Design sd_encr_device, start of the top module:
module sd_encr_device (
    input wire clk,                     
    input wire rst,                     
    input wire start,                   
    input wire rw_flag,                 
    output wire done,                   
    output wire sd_clk,
    output wire sd_cs_n,
    output wire sd_mosi,
    input  wire sd_miso,
    input wire key_rw,                  
    input wire key_sel,                 
    input wire [511:0] key_data_in,     
    output wire [511:0] key_data_out    
);
make LEC_CHECK=0 CAP_MARGIN=20 CORE_ASPECT_RATIO=0.71 CORE_MARGIN=2 CORE_UTILIZATION=72 CTS_CLUSTER_DIAMETER=381 CTS_CLUSTER_SIZE=14 PLACE_DENSITY_LB_ADDON=0.0 SETUP_SLACK_MARGIN=1.11 SLEW_MARGIN=20 finish   # period 3.91 ns
run.sh (not shown) runs the stock make flow with config.mk's settings and CLKGATE_MAP_FILE=.
Edit:
MAX_ROUTING_LAYER = met4   (was not set)
TNS_END_PERCENT = 5   (was not set)
=> The changed run completed without violations; clock power stays flat; global-route usage rose by 2.3 points; fmax shrinks by 2.7%; setup slack degrades by 0.091 ns.
Edit:
CORE_ASPECT_RATIO = not set   (was 0.71)
CORE_UTILIZATION = 57   (was 72)
CTS_CLUSTER_DIAMETER = not set   (was 381)
CTS_CLUSTER_SIZE = not set   (was 14)
MAX_ROUTING_LAYER = not set   (was met4)
PLACE_DENSITY_LB_ADDON = not set   (was 0.0)
SETUP_SLACK_MARGIN = not set   (was 1.11)
TNS_END_PERCENT = not set   (was 5)
clock period = 4.41 ns   (was 3.91 ns; I/O delays follow)
What happened: Die size goes up by 26%; power drops by 3.4%; setup slack loses 0.28 ns; sequential share of layout area goes down by 1.0 points; worst hold slack gains 0.040 ns; core utilization goes down by 17 points; clock power went up by 9.7%; combinational power went down by 14%; final area came out higher by 1.9%; maximum frequency fell by 19%; non-clock buffer count goes down by 93.
Edit:
CORE_UTILIZATION = 70   (was 57)
CTS_CLUSTER_SIZE = 43   (was not set)
clock period = 4.77 ns   (was 4.41 ns; I/O delays follow)
The new run went through all stages and came out clean. Power went down by roughly a tenth. Critical path depth fell by 1. Clock-buffer cell count decreases by 32. Die area went down by about a fifth. Routed wire length stays flat. Clock skew drops by 0.021 ns. Core utilization increases by 14 points. Design area fell slightly. Setup slack is better by 0.044 ns. Global-route usage rises by 7.2 points.

---

run 1:
sd_encr_device again, from the RTL that the note above started with.
export LEC_CHECK = 0
export ABC_AREA = 0
export CAP_MARGIN = 20
export CELL_PAD_IN_SITES_GLOBAL_PLACEMENT = 1
export CORE_ASPECT_RATIO = 1.81
export CORE_MARGIN = 8
export CORE_UTILIZATION = 25
export CTS_CLUSTER_DIAMETER = 332
export CTS_CLUSTER_SIZE = 77
export GPL_TIMING_DRIVEN = 0
export HOLD_SLACK_MARGIN = 0.08
export MIN_ROUTING_LAYER = met2
export PLACE_DENSITY = 0.44
export SETUP_SLACK_MARGIN = -1.19
export SLEW_MARGIN = 20
export TNS_END_PERCENT = 15
create_clock -name core_clock -period 12.4 [get_ports {clk}]
For run 1, the flow was terminated by a tool error in global routing (5_1_grt) and produced no final design.
Modified inputs, run 2 compared to run 1
==> flow/config.mk <==
export PLATFORM = sky130hd
export DESIGN_NAME = sd_encr_device
export DESIGN_NICKNAME = sd_encr_device
export VERILOG_FILES = /design/flow/design.v
export SDC_FILE = /design/flow/constraint.sdc
export NUM_CORES = 4
export LEC_CHECK = 0
export CAP_MARGIN = 20
export CORE_MARGIN = 2
export CORE_UTILIZATION = 53
export HOLD_SLACK_MARGIN = 0.29
export SETUP_SLACK_MARGIN = 1.43
export SLEW_MARGIN = 20
export TNS_END_PERCENT = 5
==> flow/constraint.sdc <==
create_clock -name core_clock -period 8.11 [get_ports {clk}]
set_input_delay 1.6220 -clock core_clock [delete_from_list [all_inputs] [get_ports {clk}]]
set_output_delay 1.6220 -clock core_clock [all_outputs]
set_load 0.01 [all_outputs]
Run 2 completed end to end with timing, DRC and antenna clean. Going from run 1 to run 2, number of levels the H-tree was split into grows by 3. Diff run 2..run 1 | synthesized instance count | unchanged. The placeable core region in run 2 sits 53% below the value recorded for run 1. Taking run 1 as the reference, in run 2 final weighted congestion in routability-driven placement shrank by 5.5%, hold-fix buffer count after cts barely changed, worst-case clock buffer depth shows an increase of 1. Post-detailed-placement cell area (higher): run 1. Across both runs, horizontal die dimension was lower for run 2 than for run 1. Run 2 vs run 1 on worst slack at placement: run 2 is the lower one. Diff run 1..run 2 | number of synthesized flops with an enable pin | unchanged. What run 2 reported for die area has to be multiplied by 2.2 to get the figure for run 1.
The following lists how run 3 was set up differently from run 2:
diff --git a/flow/config.mk b/flow/config.mk
--- a/flow/config.mk
+++ b/flow/config.mk
@@ -8,7 +8,5 @@
 export CAP_MARGIN = 20
 export CORE_MARGIN = 2
-export CORE_UTILIZATION = 53
-export HOLD_SLACK_MARGIN = 0.29
-export SETUP_SLACK_MARGIN = 1.43
+export CORE_UTILIZATION = 45
+export PLACE_DENSITY_LB_ADDON = 0.2
 export SLEW_MARGIN = 20
-export TNS_END_PERCENT = 5
==> flow/constraint.sdc <==
create_clock -name core_clock -period 9.56 [get_ports {clk}]
set_input_delay 1.9120 -clock core_clock [delete_from_list [all_inputs] [get_ports {clk}]]
set_output_delay 1.9120 -clock core_clock [all_outputs]
set_load 0.01 [all_outputs]
Notes after the runs:
Run 3 ran to completion and came out clean on the timing, DRC and antenna checks.
Per the comparison of run 3 with run 2, share of cell area taken by flip-flops and latches lower, net count reported at finish ~0 delta, initial cell density of the core went down, cell count increased 4.0%.
The run showing the smaller number of global-route vias before repair is run 2.
Run 3 and run 2 ended up with nearly the same combinational fraction of design power.
Run 3 against run 2: global-route wire length before repair shows an increase of 8.9 mm; routed wire length shows an increase of about 1.3%; total power shows a reduction of 5500 uW; number of vias in the routed layout shows no meaningful change.
Delta(final design area excluding fillers, run 3 - run 2) > 0
--- input diff run 3..run 4 ---
diff --git a/flow/config.mk b/flow/config.mk
--- a/flow/config.mk
+++ b/flow/config.mk
@@ -8,5 +8,7 @@
 export CAP_MARGIN = 20
 export CORE_MARGIN = 2
-export CORE_UTILIZATION = 45
-export PLACE_DENSITY_LB_ADDON = 0.2
+export CORE_UTILIZATION = 72
+export CTS_CLUSTER_SIZE = 14
+export PLACE_DENSITY_LB_ADDON = 0.0
+export SETUP_SLACK_MARGIN = 1.12
 export SLEW_MARGIN = 20
==> flow/constraint.sdc <==
create_clock -name core_clock -period 3.92 [get_ports {clk}]
set_input_delay 0.7840 -clock core_clock [delete_from_list [all_inputs] [get_ports {clk}]]
set_output_delay 0.7840 -clock core_clock [all_outputs]
set_load 0.01 [all_outputs]
Findings:
Compared with run 3, run 4 shows a clock network fraction of design power that is 1.5 points lower. The proportion of final cell area spent on non-clock buffers number comes out higher for run 4 vs run 3. Total power (higher): run 4. Sort run 4 and run 3 by final design utilization desc -> top: run 4. Antenna diode instance count: run 4 vs run 3 up 14. [compare] base=run 3 new=run 4: portion of the layout cell area used by clock cells moved down, finished layout cell area moved up.

---

Starting RTL as in the previous note.
==> flow/config.mk <==
export PLATFORM = sky130hd
export DESIGN_NAME = sd_encr_device
export DESIGN_NICKNAME = sd_encr_device
export VERILOG_FILES = /design/flow/design.v
export SDC_FILE = /design/flow/constraint.sdc
export NUM_CORES = 4
export LEC_CHECK = 0
export CAP_MARGIN = 0
export CORE_ASPECT_RATIO = 0.71
export CORE_MARGIN = 2
export CORE_UTILIZATION = 72
export CTS_CLUSTER_DIAMETER = 381
export CTS_CLUSTER_SIZE = 14
export HOLD_SLACK_MARGIN = 0.29
export PLACE_DENSITY_LB_ADDON = 0.0
export SETUP_SLACK_MARGIN = 1.11
export SLEW_MARGIN = 20
==> flow/constraint.sdc <==
create_clock -name core_clock -period 3.91 [get_ports {clk}]
set_input_delay 0.7820 -clock core_clock [delete_from_list [all_inputs] [get_ports {clk}]]
set_output_delay 0.7820 -clock core_clock [all_outputs]
set_load 0.01 [all_outputs]
The starting point finished with timing, DRC and antenna clean.
Change:
- CAP_MARGIN: 0 -> 20
- CORE_ASPECT_RATIO: 0.71 -> default
- CTS_CLUSTER_DIAMETER: 381 -> default
- HOLD_SLACK_MARGIN: 0.29 -> default
=> Total power went up by 9.2%; die area is about the same; synthesized area is unchanged.
Change:
- CORE_UTILIZATION: 72 -> 57
- CTS_CLUSTER_SIZE: 14 -> default
- PLACE_DENSITY_LB_ADDON: 0.0 -> default
- SETUP_SLACK_MARGIN: 1.11 -> default
- clock period: 3.91 -> 4.54 ns (I/O delays scaled with it)
Routed wire length went down by about 14%. Design area went down by 1.2%. Sequential power goes down by 14%.
Change:
- CORE_UTILIZATION: 57 -> 70
- CTS_CLUSTER_SIZE: default -> 14
- SETUP_SLACK_MARGIN: default -> 0.89
- clock period: 4.54 -> 3.91 ns (I/O delays scaled with it)
=>
- The changed run produced a clean layout
- sequential share of layout area goes down by 0.31 points
- global-route usage went up by 9.2 points
- via count grows by a few percent
- first-iteration DRC count increases by a quarter to a third
- utilization grows by 16 points
- non-clock buffer count climbs by 127
- clock skew drops by 0.0080 ns
- wire length goes up by a few percent
- final cell count falls by a few percent
Change:
- CORE_UTILIZATION: 70 -> 58
- CTS_CLUSTER_SIZE: 14 -> default
- SETUP_SLACK_MARGIN: 0.89 -> -0.57
- clock period: 3.91 -> 5.77 ns (I/O delays scaled with it)
Setup slack loses 0.0054 ns.
Die area climbs by 21%.
Clock skew climbs by 0.017 ns.
Cell count climbs by 2.6%.
Utilization drops by 15 points.
Change:
- TNS_END_PERCENT: default -> 5
- clock period: 5.77 -> 8.11 ns (I/O delays scaled with it)
Clock power drops by 29%.
Die area does not change.
Sequential share of layout area goes up by 0.15 points.
Setup slack gains 1.9 ns.
Area after synthesis is unchanged.
Via count hardly moves.
Final area hardly moves.
Register-to-register slack improved by 1.9 ns.

---

Starting RTL as in the previous note.
Settings: LEC_CHECK=0, CAP_MARGIN=20, CORE_ASPECT_RATIO=0.71, CORE_MARGIN=2, CORE_UTILIZATION=72, CTS_CLUSTER_DIAMETER=376, CTS_CLUSTER_SIZE=14, PLACE_DENSITY_LB_ADDON=0.0, SETUP_SLACK_MARGIN=1.12, SLEW_MARGIN=20; clock period 3.92 ns.
Change:
Settings changed: ABC_AREA set to 0, CELL_PAD_IN_SITES_GLOBAL_PLACEMENT set to 0, CORE_ASPECT_RATIO 0.71 to unset, CTS_CLUSTER_DIAMETER 376 to 40, CTS_CLUSTER_SIZE 14 to 57, MIN_ROUTING_LAYER set to met1.
Clock period 3.92 ns to 3.91 ns, I/O delays scaled along.
After rerunning: The changed run finished with capacitance limit, slew limit left; worst setup slack gets worse by 0.33 ns; cell area came out higher by a few percent; critical path depth rises by 1; count of clock-buffer cells in the layout came out lower by 83; power rose by about a fifth.
Change:
Settings changed: ABC_AREA 0 to unset, CELL_PAD_IN_SITES_GLOBAL_PLACEMENT 0 to unset, CORE_ASPECT_RATIO set to 0.71, CTS_CLUSTER_DIAMETER 40 to 376, CTS_CLUSTER_SIZE 57 to 14, HOLD_SLACK_MARGIN set to 0.29, MIN_ROUTING_LAYER met1 to unset.
Clock period 3.91 ns to 3.92 ns, I/O delays scaled along.
What happened: The changed run passed the timing, DRC and antenna checks; final cell count shrinks by 2.1%; via count shrinks by 8.1%; total power shrinks by 15%; die size is about the same; worst setup slack gets better by 0.33 ns; combinational power shrinks by 8.2%; count of clock-buffer cells in the layout grows by 83; global-route usage shrinks by 4.5 points.
No activity file was given, so power comes from the tool's default toggle rates.
